==> run a: inputs <==
Design processor, start of the top module:
module processor
(
	input wire clk_i,
	input wire rst_i,
	input wire stall_i,
	output wire [31:0] addr_o,
	input wire [31:0] data_i,
	output wire [31:0] data_o,
	output wire [3:0] data_w_o,
	output wire [2:0] data_mode_o,
	input wire [7:0] extio_in,
	output wire [7:0] extio_out
);
clock: 7.41 ns
lec_check: 0
abc_area: 1
cap_margin: 25
cell_pad_in_sites_global_placement: 3
core_margin: 2
core_utilization: 40
gpl_timing_driven: 0
max_routing_layer: met4
min_routing_layer: met1
setup_slack_margin: 1.29
slew_margin: 20
run.sh (not shown) runs the stock make flow with config.mk's settings and CLKGATE_MAP_FILE=.
==> run b: changes against run a <==
==> flow/config.mk (replaced) <==
export PLATFORM = sky130hd
export DESIGN_NAME = processor
export DESIGN_NICKNAME = processor
export VERILOG_FILES = /design/flow/design.v
export SDC_FILE = /design/flow/constraint.sdc
export NUM_CORES = 4
export LEC_CHECK = 0
export CAP_MARGIN = 20
export CORE_MARGIN = 2
export CORE_UTILIZATION = 66
export CTS_CLUSTER_DIAMETER = 67
export GPL_ROUTABILITY_DRIVEN = 1
export MAX_ROUTING_LAYER = met4
export MIN_ROUTING_LAYER = met1
export PLACE_DENSITY_LB_ADDON = 0.17
export SLEW_MARGIN = 20
export TNS_END_PERCENT = 10
==> flow/constraint.sdc (replaced) <==
create_clock -name core_clock -period 8.89 [get_ports {clk_i}]
set_input_delay 1.7780 -clock core_clock [delete_from_list [all_inputs] [get_ports {clk_i}]]
set_output_delay 1.7780 -clock core_clock [all_outputs]
set_load 0.01 [all_outputs]
==> run c: changes against run a <==
==> flow/config.mk (replaced) <==
export PLATFORM = sky130hd
export DESIGN_NAME = processor
export DESIGN_NICKNAME = processor
export VERILOG_FILES = /design/flow/design.v
export SDC_FILE = /design/flow/constraint.sdc
export NUM_CORES = 4
export LEC_CHECK = 0
export ABC_AREA = 1
export CAP_MARGIN = 20
export CELL_PAD_IN_SITES_GLOBAL_PLACEMENT = 1
export CORE_MARGIN = 2
export CORE_UTILIZATION = 40
export MAX_ROUTING_LAYER = met4
export SLEW_MARGIN = 20
==> flow/constraint.sdc (replaced) <==
create_clock -name core_clock -period 12.0 [get_ports {clk_i}]
set_input_delay 2.4000 -clock core_clock [delete_from_list [all_inputs] [get_ports {clk_i}]]
set_output_delay 2.4000 -clock core_clock [all_outputs]
set_load 0.01 [all_outputs]
==> changes_impl.md <==
## Implementation

* Status: complete, no violations
* Ys cells at 7267
* Tmin final at 11.61 ns
* # DRC at 0
* Crit share post-route at 96.73%
* Critical path data arrival time at 9.21 ns
* Final hold vios at 0
* Fillers at 14050
* ANT nets after route at 0
* All-Layer GR Usage at 38.52%
* Num tapcells at 1781
* GRT overflow at 0
* CTS Buf Count at 98
* Worst-Skew Late Latency at 0.74 ns
[end of results for run c]
==> changes_impl.md <==
## Implementation

* Status: failed layout checks
* Layout check failures: setup timing
* Crit share post-route at 120.4%
* Critical path data arrival time at 7.44 ns
* Ys cells at 7267
* Final setup margin at -1.510 ns
* Fillers at 13684
* Final setup violating endpoints at 636
* Tmin final at 8.920 ns
* All-Layer GR Usage at 48.30%
* ANT nets after route at 0
* # DRC at 0
[end of results for run a]
==> changes_impl.md <==
### Metrics

* Status: did not finish
* Last step reached: global routing
* First error message: [ERROR GRT-0116] Global routing finished with congestion. Check the congestion regions in the DRC Viewer.
* Row cnt at 104
* All-Layer GR Usage at 78.55%
* Ys cells at 4783
* CTS Buf Count at 85
* CTS Root Cell: clkbuf_16
* Post-Synth Adder-Cell Area at 3.089%
[end of results for run b]

* * *

==> v4 <==
processor again, from the RTL that the note above started with.
clock: 8.94 ns
lec_check: 0
cap_margin: 20
core_margin: 2
core_utilization: 66
cts_cluster_diameter: 67
cts_cluster_size: 50
gpl_routability_driven: 1
max_routing_layer: met4
min_routing_layer: met1
place_density_lb_addon: 0.01
slew_margin: 20
tns_end_percent: 10
==> v19: changes against v4 <==
- CAP_MARGIN: 20 -> 25
- CORE_UTILIZATION: 66 -> 40
- CTS_CLUSTER_DIAMETER: 67 -> default
- CTS_CLUSTER_SIZE: 50 -> default
- GPL_ROUTABILITY_DRIVEN: 1 -> default
- MAX_ROUTING_LAYER: met4 -> default
- MIN_ROUTING_LAYER: met1 -> default
- PLACE_DENSITY_LB_ADDON: 0.01 -> default
- SLEW_MARGIN: 20 -> 5
- TNS_END_PERCENT: 10 -> default
==> flow/constraint.sdc (replaced) <==
create_clock -name core_clock -period 12.0 [get_ports {clk_i}]
set_input_delay 2.4000 -clock core_clock [delete_from_list [all_inputs] [get_ports {clk_i}]]
set_output_delay 2.4000 -clock core_clock [all_outputs]
set_load 0.01 [all_outputs]
==> v29: changes against v4 <==
- CORE_UTILIZATION: 66 -> 40
- CTS_CLUSTER_DIAMETER: 67 -> default
- CTS_CLUSTER_SIZE: 50 -> default
- GPL_ROUTABILITY_DRIVEN: 1 -> default
- MAX_ROUTING_LAYER: met4 -> default
- MIN_ROUTING_LAYER: met1 -> default
- PLACE_DENSITY_LB_ADDON: 0.01 -> default
- TNS_END_PERCENT: 10 -> default
==> flow/constraint.sdc (replaced) <==
create_clock -name core_clock -period 15.4 [get_ports {clk_i}]
set_input_delay 3.0800 -clock core_clock [delete_from_list [all_inputs] [get_ports {clk_i}]]
set_output_delay 3.0800 -clock core_clock [all_outputs]
set_load 0.01 [all_outputs]
==> v39: changes against v4 <==
- CORE_UTILIZATION: 66 -> 72
- CTS_CLUSTER_DIAMETER: 67 -> 28
- CTS_CLUSTER_SIZE: 50 -> 32
- GPL_ROUTABILITY_DRIVEN: 1 -> default
- MAX_ROUTING_LAYER: met4 -> default
- MIN_ROUTING_LAYER: met1 -> default
- PLACE_DENSITY_LB_ADDON: 0.01 -> default
- SETUP_SLACK_MARGIN: default -> 0.75
- TNS_END_PERCENT: 10 -> default
==> flow/constraint.sdc (replaced) <==
create_clock -name core_clock -period 4.41 [get_ports {clk_i}]
set_input_delay 0.8820 -clock core_clock [delete_from_list [all_inputs] [get_ports {clk_i}]]
set_output_delay 0.8820 -clock core_clock [all_outputs]
set_load 0.01 [all_outputs]
==> notes <==
- v19 went through all stages and came out clean. v4 died in 5_1_grt. v39 did not get past 4_1_cts. v29 went through all stages and came out clean.
- Against v19, the via count of v29 is smaller by about 0.3%.
- Final area: v19 is larger than v29 (about 1%).
- In v29 the clock-buffer cell count is lower than in v19, by 3.
- Clock power: v29 is lower than v19 (about 25%).
- Against v29, the final cell count of v19 is higher by 0.99%.

* * *

==> run F <==
Starting RTL as in the previous note.
// processor
module processor
(
	input wire clk_i,
	input wire rst_i,
	input wire stall_i,
	output wire [31:0] addr_o,
	input wire [31:0] data_i,
	output wire [31:0] data_o,
	output wire [3:0] data_w_o,
	output wire [2:0] data_mode_o,
	input wire [7:0] extio_in,
	output wire [7:0] extio_out
);
clock: 4.98 ns
lec_check: 0
abc_area: 1
cap_margin: 0
core_margin: 2
core_utilization: 72
place_density_lb_addon: 0.13
setup_slack_margin: 0.37
slew_margin: 20
==> run E (differences from run F) <==
CAP_MARGIN = 25   (was 0)
CELL_PAD_IN_SITES_GLOBAL_PLACEMENT = 3   (was default)
CORE_UTILIZATION = 40   (was 72)
GPL_TIMING_DRIVEN = 0   (was default)
MAX_ROUTING_LAYER = met4   (was default)
MIN_ROUTING_LAYER = met2   (was default)
PLACE_DENSITY_LB_ADDON = default   (was 0.13)
SETUP_SLACK_MARGIN = default   (was 0.37)
==> flow/constraint.sdc (replaced) <==
create_clock -name core_clock -period 12.0 [get_ports {clk_i}]
set_input_delay 2.4000 -clock core_clock [delete_from_list [all_inputs] [get_ports {clk_i}]]
set_output_delay 2.4000 -clock core_clock [all_outputs]
set_load 0.01 [all_outputs]
==> Changelog: implementation <==
### Physical design

- Die Width: 374 um
- Cts bufs inserted: between 90 and 100
- Core area: 136000 sq um
- Hpwl dp: 262000 um
- Met3 Usage GRT: 104%
- Outcome: aborted with a tool error
- Log Error: [ERROR GRT-0116] Global routing finished with congestion. Check the congestion regions in the DRC Viewer.
- Overall Global Routing Usage: around nine tenths
- Die H: 374 um
- Last stage: global routing (5_1_grt)
- Global-route met1 utilization: 0%
(the above is from run E)
==> Changelog: implementation <==
### Physical design

- Log Error: [ERROR GRT-0116] Global routing finished with congestion. Check the congestion regions in the DRC Viewer.
- Yosys xor share: 0.878%
- Cts bufs inserted: 84
- Die Width: 280 um
- Last stage: global routing (5_1_grt)
- Overall Global Routing Usage: 90.4%
- Global-route met1 utilization: 89.0%
- Met3 Usage GRT: 82.1%
- Distinct cells, synth: 75
- Outcome: aborted with a tool error
- Die H: between 200 and 300 um
- Ports: 122
- I/O Buffers: 121
(the above is from run F)

* * *

==> inputs of try-indigo <==
processor again, from the RTL that the note above started with.
==> flow/config.mk <==
export PLATFORM = sky130hd
export DESIGN_NAME = processor
export DESIGN_NICKNAME = processor
export VERILOG_FILES = /design/flow/design.v
export SDC_FILE = /design/flow/constraint.sdc
export NUM_CORES = 4
export LEC_CHECK = 0
export CAP_MARGIN = 20
export CORE_MARGIN = 2
export CORE_UTILIZATION = 65
export CTS_CLUSTER_DIAMETER = 32
export HOLD_SLACK_MARGIN = 0.3
export MAX_ROUTING_LAYER = met4
export SETUP_SLACK_MARGIN = 1.98
export SLEW_MARGIN = 20
==> flow/constraint.sdc <==
create_clock -name core_clock -period 9.79 [get_ports {clk_i}]
set_input_delay 1.9580 -clock core_clock [delete_from_list [all_inputs] [get_ports {clk_i}]]
set_output_delay 1.9580 -clock core_clock [all_outputs]
set_load 0.01 [all_outputs]
==> try-cedar: changes against try-indigo <==
- CORE_UTILIZATION: 65 -> 40
- CTS_CLUSTER_DIAMETER: 32 -> not set
- HOLD_SLACK_MARGIN: 0.3 -> not set
- MAX_ROUTING_LAYER: met4 -> not set
- SETUP_SLACK_MARGIN: 1.98 -> not set
==> flow/constraint.sdc (replaced) <==
create_clock -name core_clock -period 11.9 [get_ports {clk_i}]
set_input_delay 2.3800 -clock core_clock [delete_from_list [all_inputs] [get_ports {clk_i}]]
set_output_delay 2.3800 -clock core_clock [all_outputs]
set_load 0.01 [all_outputs]
==> results <==
                                                                             try-cedar                 try-indigo
Resized Gates After CTS                                                              1                        281
Detailed Place HPWL                                                         172,600 um                 177,500 um
Result of the run                                              complete, no violations  aborted with a tool error
Failing step                                                                         -   global routing (5_1_grt)
Effective utilization at floorplan                                              0.4023                     0.6543
Post-synthesis instance total                                                    4,783                      4,783
Die outline area                                                         136,800 sq um               84,700 sq um
Die boundary width                                                            369.9 um                   291.0 um
DP Worst Slack                                                               0.5760 ns                  0.1127 ns
Synthesized-area fraction occupied by and/or/nand/nor cells                    0.09442                    0.09442
Overall die height                                                            369.9 um                   291.0 um
Number of cells in the design after placement                                    6,551                      5,882
# hold bufs at CTS                                                                   0                          0
Seq/Total Area, Yosys                                                           0.4339                     0.4339
Number of placement rows                                                           134                        105
Top-area cell type share of the netlist area                                    0.2871                     0.2871
Post-CTS Setup Bufs                                                                  1                         97
Final estimated routing congestion in global placement                           1.134                      1.146
Top FF cell, synth                                           sky130_fd_sc_hd__edfxtp_1  sky130_fd_sc_hd__edfxtp_1
Area of placed instances                                                  57,510 sq um               57,020 sq um
Number of synthesized flops with an enable pin                                     512                        512
IO buf count                                                                       121                        121
Floorplan Core Area                                                      133,100 sq um               81,850 sq um
Number of clock sinks                                                              826                        826
CTS H-Tree Depth                                                                     3                          4
Cts bufs inserted                                                                   92                        143

* * *

==> inputs of 11-18 <==
Starting RTL as in the previous note.
clock: 8.64 ns
lec_check: 0
cap_margin: 20
core_margin: 2
core_utilization: 66
cts_cluster_diameter: 67
gpl_routability_driven: 1
max_routing_layer: met5
min_routing_layer: met1
place_density: 0.62
setup_slack_margin: 1.72
slew_margin: 20
tns_end_percent: 100
==> 09-27 (differences from 11-18) <==
- CORE_UTILIZATION: 66 -> 56
- PLACE_DENSITY: 0.62 -> not set
- PLACE_DENSITY_LB_ADDON: not set -> 0.17
- SETUP_SLACK_MARGIN: 1.72 -> not set
- TNS_END_PERCENT: 100 -> 10
==> flow/constraint.sdc (replaced) <==
create_clock -name core_clock -period 10.8 [get_ports {clk_i}]
set_input_delay 2.1600 -clock core_clock [delete_from_list [all_inputs] [get_ports {clk_i}]]
set_output_delay 2.1600 -clock core_clock [all_outputs]
set_load 0.01 [all_outputs]
==> 10-28 (differences from 11-18) <==
- CORE_UTILIZATION: 66 -> 61
- CTS_CLUSTER_DIAMETER: 67 -> 32
- GPL_ROUTABILITY_DRIVEN: 1 -> not set
- MAX_ROUTING_LAYER: met5 -> not set
- MIN_ROUTING_LAYER: met1 -> not set
- PLACE_DENSITY: 0.62 -> not set
- SETUP_SLACK_MARGIN: 1.72 -> 1.98
- TNS_END_PERCENT: 100 -> not set
==> flow/constraint.sdc (replaced) <==
create_clock -name core_clock -period 9.79 [get_ports {clk_i}]
set_input_delay 1.9580 -clock core_clock [delete_from_list [all_inputs] [get_ports {clk_i}]]
set_output_delay 1.9580 -clock core_clock [all_outputs]
set_load 0.01 [all_outputs]
==> qor summary <==
	10-28	09-27	11-18
Max transition margin	-47.1%	16.9%	-
Comb power frac	34.5%	35.9%	-
Layout Area Growth over Synthesis	23.0%	12.4%	-
Met2 routed wirelength	106,000 um	98,600 um	-
Design internal power	9.22 mW	6.84 mW	-
Routed length per instance	42.5 um	38.5 um	-
Worst R2R Path Depth	48	30	-
Post-place setup slack	-0.103 ns	0.515 ns	-0.499 ns
Combinational gate count	3,480	3,475	-
Non-clock inverter count	119	119	-
Result of the run	complete, but fails checks	timing/DRC/antenna clean	aborted with a tool error
Last stage reached	-	-	global routing
Violated checks	max-capacitance violations, max-slew violations, negative setup slack	-	-
Total power consumption of the routed design	15.1 mW	11.2 mW	-
Pins over their slew limit	3	0	-
Seq area share	35.3%	38.7%	-
Biggest power consumer among the groups	the clock network	combinational logic	-

* * *

==> 01-25: inputs <==
Starting RTL as in the previous note.
// processor
module processor
(
	input wire clk_i,
	input wire rst_i,
	input wire stall_i,
	output wire [31:0] addr_o,
	input wire [31:0] data_i,
	output wire [31:0] data_o,
	output wire [3:0] data_w_o,
	output wire [2:0] data_mode_o,
	input wire [7:0] extio_in,
	output wire [7:0] extio_out
);
make LEC_CHECK=0 CAP_MARGIN=20 CELL_PAD_IN_SITES_DETAIL_PLACEMENT=0 CELL_PAD_IN_SITES_GLOBAL_PLACEMENT=2 CORE_MARGIN=9 CORE_UTILIZATION=69 GPL_TIMING_DRIVEN=0 MIN_ROUTING_LAYER=met2 PLACE_DENSITY_LB_ADDON=0.3 SLEW_MARGIN=30 finish   # period 13.0 ns
==> 08-04 (differences from 01-25) <==
==> flow/config.mk (replaced) <==
export PLATFORM = sky130hd
export DESIGN_NAME = processor
export DESIGN_NICKNAME = processor
export VERILOG_FILES = /design/flow/design.v
export SDC_FILE = /design/flow/constraint.sdc
export NUM_CORES = 4
export LEC_CHECK = 0
export ABC_AREA = 1
export CAP_MARGIN = 15
export CELL_PAD_IN_SITES_DETAIL_PLACEMENT = 2
export CELL_PAD_IN_SITES_GLOBAL_PLACEMENT = 1
export CORE_MARGIN = 2
export CORE_UTILIZATION = 40
export MAX_ROUTING_LAYER = met4
export SLEW_MARGIN = 20
==> flow/constraint.sdc (replaced) <==
create_clock -name core_clock -period 12.0 [get_ports {clk_i}]
set_input_delay 2.4000 -clock core_clock [delete_from_list [all_inputs] [get_ports {clk_i}]]
set_output_delay 2.4000 -clock core_clock [all_outputs]
set_load 0.01 [all_outputs]
==> notes.md <==
Implementation numbers.

- The yosys stat cell total is about 4800.
- In this run the full chip footprint comes out at 88000 um2.
- The average cell area after synthesis reads 11.2 um2.
- The number of standard-cell rows in the floorplan is 101.
- The area share of and/or/nand/nor cells after synthesis is 9.44%.
- The tool reported: "[ERROR FLW-0024] Place density exceeds 1.0 (current PLACE_DENSITY_LB_ADDON =  0.3). Please check if the value of  PLACE_DENSITY_LB_ADDON is between 0 and 0.99".
- After synthesis, the most frequently instantiated cells are sky130_fd_sc_hd__edfxtp_1 (512), sky130_fd_sc_hd__nand2_1 (489), sky130_fd_sc_hd__dfrtp_1 (313).
- The area fraction in mux cells reads 20.2%.
- After Yosys synthesis, XOR and XNOR cells account for 1.65% of the synthesized area.
- The flow did not finish.
- In this run, distinct cell masters in the synthesized netlist total 107.
- The arithmetic-cell share of the synthesized area counting full adders, half adders and majority gates reads under 10%.
- Among all cell types in the netlist, the one instantiated most often is sky130_fd_sc_hd__edfxtp_1.
- The fraction of the core area occupied by cells at floorplan is 70.0%.
- The dominant non-sequential cell family after synthesis reads multiplexers.
- The failing step reads global placement without I/O.
the above is filed under 01-25

==> notes.md <==
From the run reports.

- The share of the core area taken by cells at floorplan is 40.4%.
- Of the combinational cells, the family taking the most area is simple AND/OR/NAND/NOR gates.
- The die outline area is 140000 um2.
- The arithmetic-cell share of the synthesized area counting full adders, half adders and majority gates is under 10%.
- The highest metal layer with signal wires reads met4.
- The area fraction in mux cells is 0.157%.
- The endpoint identified for the worst register-to-register timing path is core.pc[16].
- The flow ran to the end and the layout has no timing, DRC or antenna violations.
- The cell-mix breakdown from Yosys lists the simple-gate area share as 23.1%.
- The number of standard-cell rows in the floorplan is approximately 140.
- The yosys stat cell total is just over 7000.
- The average cell area after synthesis is about 7.5 um2.
the above is filed under 08-04

Power figures rest on the tool's default switching activity, not on a simulated workload.
